==> flow/design.v <==
module mapper #(
    parameter DIM4_WIDTH = 8,  
    parameter DIM3_WIDTH = 8, 
    parameter DIM2_WIDTH = 8,  
    parameter DIM1_WIDTH = 8,
    parameter IDX4_WIDTH = 8,  
    parameter IDX3_WIDTH = 8, 
    parameter IDX2_WIDTH = 8,  
    parameter IDX1_WIDTH = 8,
    parameter ROW_MAJOR = 1,   
    parameter ADDR_WIDTH = 32 
)( 
    input  logic                        clk,            
    input  logic                        rst,            
    input  logic [DIM4_WIDTH - 1:0]     dim4, 
    input  logic [DIM3_WIDTH - 1:0]     dim3, 
    input  logic [DIM2_WIDTH - 1:0]     dim2,
    input  logic [DIM1_WIDTH - 1:0]     dim1,
    input  logic [IDX4_WIDTH - 1:0]     idx4,
    input  logic [IDX3_WIDTH - 1:0]     idx3, 
    input  logic [IDX2_WIDTH - 1:0]     idx2,
    input  logic [IDX1_WIDTH - 1:0]     idx1,
    input  logic [ADDR_WIDTH - 1:0]     base_addr,
    output logic [ADDR_WIDTH - 1:0]     addr
);
    logic [ADDR_WIDTH - 1:0] mult1_result, mult2_result, mult3_result;
    logic [ADDR_WIDTH - 1:0] dim3_dim2_dim1, dim2_dim1;
    logic [ADDR_WIDTH - 1:0] addr_temp;
    generate
        if (ROW_MAJOR) begin : row_major_block
            always_ff @(posedge clk or posedge rst) begin
                if (rst) begin
                    dim2_dim1 <= '0;
                    dim3_dim2_dim1 <= '0;
                end else begin
                    dim2_dim1 <= dim2 * dim1;
                    dim3_dim2_dim1 <= dim3 * dim2 * dim1;
                end
            end
            always_ff @(posedge clk or posedge rst) begin
                if (rst) begin
                    mult1_result <= '0;
                    mult2_result <= '0;
                    mult3_result <= '0;
                end else begin
                    mult1_result <= idx4 * dim3_dim2_dim1;
                    mult2_result <= idx3 * dim2_dim1;
                    mult3_result <= idx2 * dim1;
                end
            end
            always_ff @(posedge clk or posedge rst) begin
                if (rst) begin
                    addr_temp <= '0;
                end else begin
                    addr_temp <= base_addr + mult1_result + mult2_result + mult3_result + idx1;
                end
            end
        end else begin : column_major_block
            always_ff @(posedge clk or posedge rst) begin
                if (rst) begin
                    dim2_dim1 <= '0;
                    dim3_dim2_dim1 <= '0;
                end else begin
                    dim2_dim1 <= dim2 * dim1;
                    dim3_dim2_dim1 <= dim3 * dim2 * dim1;
                end
            end
            always_ff @(posedge clk or posedge rst) begin
                if (rst) begin
                    mult1_result <= '0;
                    mult2_result <= '0;
                    mult3_result <= '0;
                end else begin
                    mult1_result <= idx4 * dim3_dim2_dim1;
                    mult2_result <= idx3 * dim2_dim1;
                    mult3_result <= idx1 * dim2;
                end
            end
            always_ff @(posedge clk or posedge rst) begin
                if (rst) begin
                    addr_temp <= '0;
                end else begin
                    addr_temp <= base_addr + mult1_result + mult2_result + mult3_result + idx2;
                end
            end
        end
    endgenerate
    assign addr = addr_temp;
endmodule
==> flow/config.mk <==
export PLATFORM = sky130hd
export DESIGN_NAME = mapper
export DESIGN_NICKNAME = mapper
export VERILOG_FILES = /design/flow/design.v
export SDC_FILE = /design/flow/constraint.sdc
export NUM_CORES = 4
export LEC_CHECK = 0
export CAP_MARGIN = 5
export CORE_MARGIN = 2
export CORE_UTILIZATION = 70
export MAX_ROUTING_LAYER = met4
export SLEW_MARGIN = 20
==> flow/constraint.sdc <==
create_clock -name core_clock -period 7.19 [get_ports {clk}]
set_input_delay 1.4380 -clock core_clock [delete_from_list [all_inputs] [get_ports {clk}]]
set_output_delay 1.4380 -clock core_clock [all_outputs]
set_load 0.01 [all_outputs]
run.sh (not shown) runs the stock make flow with config.mk's settings and CLKGATE_MAP_FILE=.
The first run completed and failed the layout checks on negative setup slack.
==> next run, changes <==
CAP_MARGIN = 20   (was 5)
CORE_UTILIZATION = 65   (was 70)
MAX_ROUTING_LAYER = not set   (was met4)
clock period = 11.2 ns   (was 7.19 ns; I/O delays follow)
=> This time the run passed the timing, DRC and antenna checks; flip-flop count stays the same; first-iteration DRC count fell by 7.3%; non-clock buffer count is lower by 131; routed wire length is lower by 7.3%; design area shrinks by 5.5%.
==> next run, changes <==
CORE_UTILIZATION = 71   (was 65)
CTS_CLUSTER_SIZE = 39   (was not set)
clock period = 8.09 ns   (was 11.2 ns; I/O delays follow)
The changed run ran to the end with violations: negative setup slack.
Design area rose by 5.4%.
Area after synthesis is unchanged.
==> next run, changes <==
CORE_UTILIZATION = 40   (was 71)
CTS_CLUSTER_SIZE = not set   (was 39)
SETUP_SLACK_MARGIN = 2.61   (was not set)
clock period = 11.2 ns   (was 8.09 ns; I/O delays follow)
=>
- With this change the flow went through all stages and came out clean
- global-route usage went down by 15 points
- non-clock buffer count shrinks by 79
- utilization came out lower by 37 points
- via count goes down by a few percent
- wire length goes down slightly
- register-to-register slack gains 3000 ps
- setup slack is better by 2400 ps
==> next run, changes <==
CORE_UTILIZATION = 65   (was 40)
MAX_ROUTING_LAYER = met4   (was not set)
SETUP_SLACK_MARGIN = -0.59   (was 2.61)
clock period = 7.96 ns   (was 11.2 ns; I/O delays follow)
With this change the flow completed and failed the layout checks on negative setup slack.
Design area fell by 0.62%.
Hold slack gains 21 ps.
Wire length fell by 1.6%.
==> next run, changes <==
CORE_UTILIZATION = 61   (was 65)
CTS_CLUSTER_SIZE = 100   (was not set)
MAX_ROUTING_LAYER = not set   (was met4)
SETUP_SLACK_MARGIN = not set   (was -0.59)
clock period = 18.4 ns   (was 7.96 ns; I/O delays follow)
The new run ran to the end with no violations.
Setup slack improves by 6700 ps.
First-iteration DRC count grows by roughly a tenth.

Starts from the design.v that is shown in full above.
Settings: LEC_CHECK=0, ABC_AREA=0, CAP_MARGIN=20, CORE_MARGIN=2, CORE_UTILIZATION=59, CTS_CLUSTER_DIAMETER=171, CTS_CLUSTER_SIZE=99, MAX_ROUTING_LAYER=met4, PLACE_DENSITY=0.43, SLEW_MARGIN=20, TNS_END_PERCENT=5; clock period 12.0 ns.
The baseline completed without violations.
Edit:
- ABC_AREA: 0 -> not set
- CAP_MARGIN: 20 -> 25
- CELL_PAD_IN_SITES_GLOBAL_PLACEMENT: not set -> 2
- CORE_ASPECT_RATIO: not set -> 1.75
- CORE_UTILIZATION: 59 -> 40
- CTS_CLUSTER_DIAMETER: 171 -> not set
- CTS_CLUSTER_SIZE: 99 -> 54
- GPL_ROUTABILITY_DRIVEN: not set -> 0
- GPL_TIMING_DRIVEN: not set -> 0
- PLACE_DENSITY: 0.43 -> not set
- PLACE_DENSITY_LB_ADDON: not set -> 0.23
- TNS_END_PERCENT: 5 -> 20
=>
- wire length goes up by 27%
- non-clock buffer count goes up by 64
- final area goes up by 1.6%
- register-to-register slack improved by 0.06 ns
- count of clock-buffer cells in the layout goes down by 1
- sequential cell count is unchanged
Edit:
- ABC_AREA: not set -> 1
- CAP_MARGIN: 25 -> 20
- CELL_PAD_IN_SITES_GLOBAL_PLACEMENT: 2 -> not set
- CORE_ASPECT_RATIO: 1.75 -> not set
- CTS_CLUSTER_DIAMETER: not set -> 263
- CTS_CLUSTER_SIZE: 54 -> 99
- GPL_ROUTABILITY_DRIVEN: 0 -> not set
- GPL_TIMING_DRIVEN: 0 -> not set
- PLACE_DENSITY_LB_ADDON: 0.23 -> not set
- TNS_END_PERCENT: 20 -> 30
=> Critical path depth fell by 5; clock-buffer cell count climbs by 1; synthesized cell count rises by 40%; first-iteration DRC count came out higher by 61%; via count is higher by 18%; worst setup slack gets better by 1.4 ns.
Edit:
- ABC_AREA: 1 -> 0
- CORE_MARGIN: 2 -> 7
- CORE_UTILIZATION: 40 -> 59
- CTS_CLUSTER_DIAMETER: 263 -> 361
- HOLD_SLACK_MARGIN: not set -> -0.03
- PLACE_DENSITY: not set -> 0.83
- TNS_END_PERCENT: 30 -> 15
Routed wire length goes down by 13%.
Global-route usage grows by 5.0 points.
Synthesized cell count fell by 28%.
Setup slack degrades by 0.85 ns.
Final area came out lower by 8.8%.
Clock-buffer cell count rose by 1.
Flip-flop count stays the same.
Clock skew barely changes.
Final cell count goes down by 29%.
Edit:
- ABC_AREA: 0 -> not set
- CORE_ASPECT_RATIO: not set -> 1.42
- CORE_UTILIZATION: 59 -> 56
- CTS_CLUSTER_DIAMETER: 361 -> 182
- CTS_CLUSTER_SIZE: 99 -> 97
- HOLD_SLACK_MARGIN: -0.03 -> not set
- MAX_ROUTING_LAYER: met4 -> not set
- PLACE_DENSITY: 0.83 -> 0.41
- SETUP_SLACK_MARGIN: not set -> -1.19
- TNS_END_PERCENT: 15 -> 5
What happened: Flip-flop count is unchanged. Non-clock buffer count came out higher by 1. Worst setup slack loses 0.084 ns.
Edit:
- CAP_MARGIN: 20 -> 25
- CORE_UTILIZATION: 56 -> 49
- CTS_CLUSTER_SIZE: 97 -> 98
- HOLD_SLACK_MARGIN: not set -> 0.29
- SLEW_MARGIN: 20 -> 15
The changed run finished with timing, DRC and antenna clean.
Die size increases by 13%.
Final cell count grows by 2.9%.
Setup slack gets better by 0.14 ns.

Starts from the design.v that is shown in full above.
clock: 10.1 ns
lec_check: 0
abc_area: 1
cap_margin: 10
core_aspect_ratio: 0.5
core_margin: 2
core_utilization: 72
cts_cluster_diameter: 375
cts_cluster_size: 100
place_density: 0.37
setup_slack_margin: -0.91
slew_margin: 20
tns_end_percent: 10
The baseline passed the timing, DRC and antenna checks.
==> next run, changes <==
--- a/flow/config.mk
+++ b/flow/config.mk
@@ -10 +9,0 @@
-export CORE_ASPECT_RATIO = 0.5
@@ -13,4 +12,4 @@
-export CTS_CLUSTER_DIAMETER = 375
-export CTS_CLUSTER_SIZE = 100
-export PLACE_DENSITY = 0.37
-export SETUP_SLACK_MARGIN = -0.91
+export CTS_CLUSTER_DIAMETER = 221
+export CTS_CLUSTER_SIZE = 70
+export PLACE_DENSITY = 0.64
+export SETUP_SLACK_MARGIN = -0.68
@@ -18 +16,0 @@
-export TNS_END_PERCENT = 10
==> flow/constraint.sdc (replaced) <==
create_clock -name core_clock -period 6.9 [get_ports {clk}]
set_input_delay 1.3800 -clock core_clock [delete_from_list [all_inputs] [get_ports {clk}]]
set_output_delay 1.3800 -clock core_clock [all_outputs]
set_load 0.01 [all_outputs]
What happened:
- Now the flow reached the layout checks and failed them: setup timing
- non-clock buffer count went up by 105
- global-route usage went up by 3.3 points
- count of clock-buffer cells in the layout went up by 2
- wire length went up by 11%
- final area went up by 5.2%
==> next run, changes <==
==> flow/config.mk (replaced) <==
export PLATFORM = sky130hd
export DESIGN_NAME = mapper
export DESIGN_NICKNAME = mapper
export VERILOG_FILES = /design/flow/design.v
export SDC_FILE = /design/flow/constraint.sdc
export NUM_CORES = 4
export LEC_CHECK = 0
export CAP_MARGIN = 20
export CORE_MARGIN = 2
export CORE_UTILIZATION = 40
export SLEW_MARGIN = 20
==> flow/constraint.sdc (replaced) <==
create_clock -name core_clock -period 12.0 [get_ports {clk}]
set_input_delay 2.4000 -clock core_clock [delete_from_list [all_inputs] [get_ports {clk}]]
set_output_delay 2.4000 -clock core_clock [all_outputs]
set_load 0.01 [all_outputs]
Effect: The new run finished with timing, DRC and antenna clean. Via count drops by 26%. Design area drops by 11%. Final cell count drops by 18%. Setup slack gets better by 1.9 ns. Wire length drops by 23%.
==> next run, changes <==
--- a/flow/config.mk
+++ b/flow/config.mk
@@ -9,2 +9,8 @@
-export CORE_MARGIN = 2
-export CORE_UTILIZATION = 40
+export CORE_ASPECT_RATIO = 1.42
+export CORE_MARGIN = 7
+export CORE_UTILIZATION = 49
+export CTS_CLUSTER_DIAMETER = 182
+export CTS_CLUSTER_SIZE = 98
+export HOLD_SLACK_MARGIN = 0.29
+export PLACE_DENSITY = 0.41
+export SETUP_SLACK_MARGIN = -1.19
@@ -11,0 +18 @@
+export TNS_END_PERCENT = 5
The changed run produced a clean layout.
Sequential share of layout area stays flat.
Design area falls by 0.36%.
Global-route usage is higher by 3.0 points.
Synthesized area stays the same.
Setup slack improves by 0.21 ns.
First-iteration DRC count shrinks by 41%.

RTL: the design.v shown in full above, as it stands there.
clock: 9.55 ns
lec_check: 0
abc_area: 0
cap_margin: 20
core_aspect_ratio: 0.56
core_margin: 4
core_utilization: 58
cts_cluster_size: 45
place_density_lb_addon: 0.08
setup_slack_margin: 2.77
slew_margin: 35
The baseline completed without violations.
Change:
- ABC_AREA: 0 -> not set
- CORE_ASPECT_RATIO: 0.56 -> not set
- CORE_MARGIN: 4 -> 2
- CORE_UTILIZATION: 58 -> 72
- CTS_CLUSTER_SIZE: 45 -> not set
- PLACE_DENSITY_LB_ADDON: 0.08 -> 0.26
- SETUP_SLACK_MARGIN: 2.77 -> not set
- SLEW_MARGIN: 35 -> 20
- clock period: 9.55 -> 8.04 ns (I/O delays scaled with it)
Effect: The changed run ran to the end with violations: negative setup slack; sequential cell count stays the same; worst setup slack gets worse by 1400 ps; die size is lower by 22%; non-clock buffer count is higher by 27; cell area is lower by 0.94%; hold slack gets worse by 13 ps; critical path depth is higher by 3.
Change:
- CAP_MARGIN: 20 -> 0
- PLACE_DENSITY_LB_ADDON: 0.26 -> not set
- clock period: 8.04 -> 6.22 ns (I/O delays scaled with it)
Effect:
- The new run finished but fails on negative setup slack
- wire length is higher by 10%
- area after synthesis stays the same
- die area does not change

RTL: the design.v shown in full above, as it stands there.
Settings: LEC_CHECK=0, CAP_MARGIN=20, CORE_MARGIN=2, CORE_UTILIZATION=57, SETUP_SLACK_MARGIN=2.13, SLEW_MARGIN=20; clock period 7.96 ns.
The baseline ran to the end with violations: negative setup slack.
Edit:
CORE_UTILIZATION = 58   (was 57)
SETUP_SLACK_MARGIN = unset   (was 2.13)
clock period = 6.22 ns   (was 7.96 ns; I/O delays follow)
=> The new run ran to the end with violations: negative setup slack. Final area rose by 1.3%. Clock skew fell by 0.0030 ns. Sequential cell count does not change. Sequential share of layout area fell by 0.15 points. Clock-buffer cell count does not change. Via count rose by 1.2%. Global-route usage rose by 0.22 points. Worst setup slack is worse by 1.5 ns. Synthesized cell count is unchanged.

== main ==
// mapper: RTL as listed in full above, without the edits since
make LEC_CHECK=0 ABC_AREA=1 CAP_MARGIN=20 CORE_ASPECT_RATIO=0.91 CORE_MARGIN=2 CORE_UTILIZATION=72 CTS_CLUSTER_DIAMETER=400 CTS_CLUSTER_SIZE=10 HOLD_SLACK_MARGIN=0.3 PLACE_DENSITY=0.37 SETUP_SLACK_MARGIN=0.83 SLEW_MARGIN=20 TNS_END_PERCENT=40 finish   # period 6.22 ns
Every stage of main finished as expected; the final checks, on the other hand, flagged setup timing, which means the layout fails.
#### Input delta (the feature branch over main)
- CORE_ASPECT_RATIO: 0.91 -> 0.72
- PLACE_DENSITY: 0.37 -> unset
- CTS_CLUSTER_DIAMETER: 400 -> unset
- MAX_ROUTING_LAYER: unset -> met4
- ABC_AREA: 1 -> unset
- CTS_CLUSTER_SIZE: 10 -> 41
- CAP_MARGIN: 20 -> 5
- SETUP_SLACK_MARGIN: 0.83 -> 0.34
- TNS_END_PERCENT: 40 -> unset
Results
The feature branch: complete, dirty (setup timing). Compared with main, in the feature branch area taken by multi-input logic gates now sits lower; required time of the critical path moved up; synthesized area down 8.7%. The feature branch ended up with fa_2 as its cell with the biggest individual delay on the critical path; main ended up with fa_1. XOR/XNOR share of the synthesized area (higher): the feature branch. Diff main -> the feature branch: die area now smaller; global-route usage now larger; smallest hold slack now smaller.

RTL: the design.v shown in full above, as it stands there.
make LEC_CHECK=0 ABC_AREA=1 CAP_MARGIN=20 CORE_MARGIN=2 CORE_UTILIZATION=65 CTS_CLUSTER_DIAMETER=375 CTS_CLUSTER_SIZE=100 SLEW_MARGIN=20 TNS_END_PERCENT=10 finish   # period 10.1 ns
The baseline produced a clean layout.
Change:
Settings changed: ABC_AREA 1 to unset, CORE_UTILIZATION 65 to 40, CTS_CLUSTER_DIAMETER 375 to unset, CTS_CLUSTER_SIZE 100 to unset, TNS_END_PERCENT 10 to unset.
Clock period 10.1 ns to 11.2 ns, I/O delays scaled along.
The changed run finished with timing, DRC and antenna clean.
Count of clock-buffer cells in the layout rises by 1.
Cell count shrinks by about 17%.
Setup slack loses 0.16 ns.
Die area came out higher by 47%.
Register-to-register slack improved by 0.25 ns.
Wire length falls by 11%.
Synthesized cell count came out lower by 28%.
Core utilization drops by 26 points.
Non-clock buffer count increases by 10.
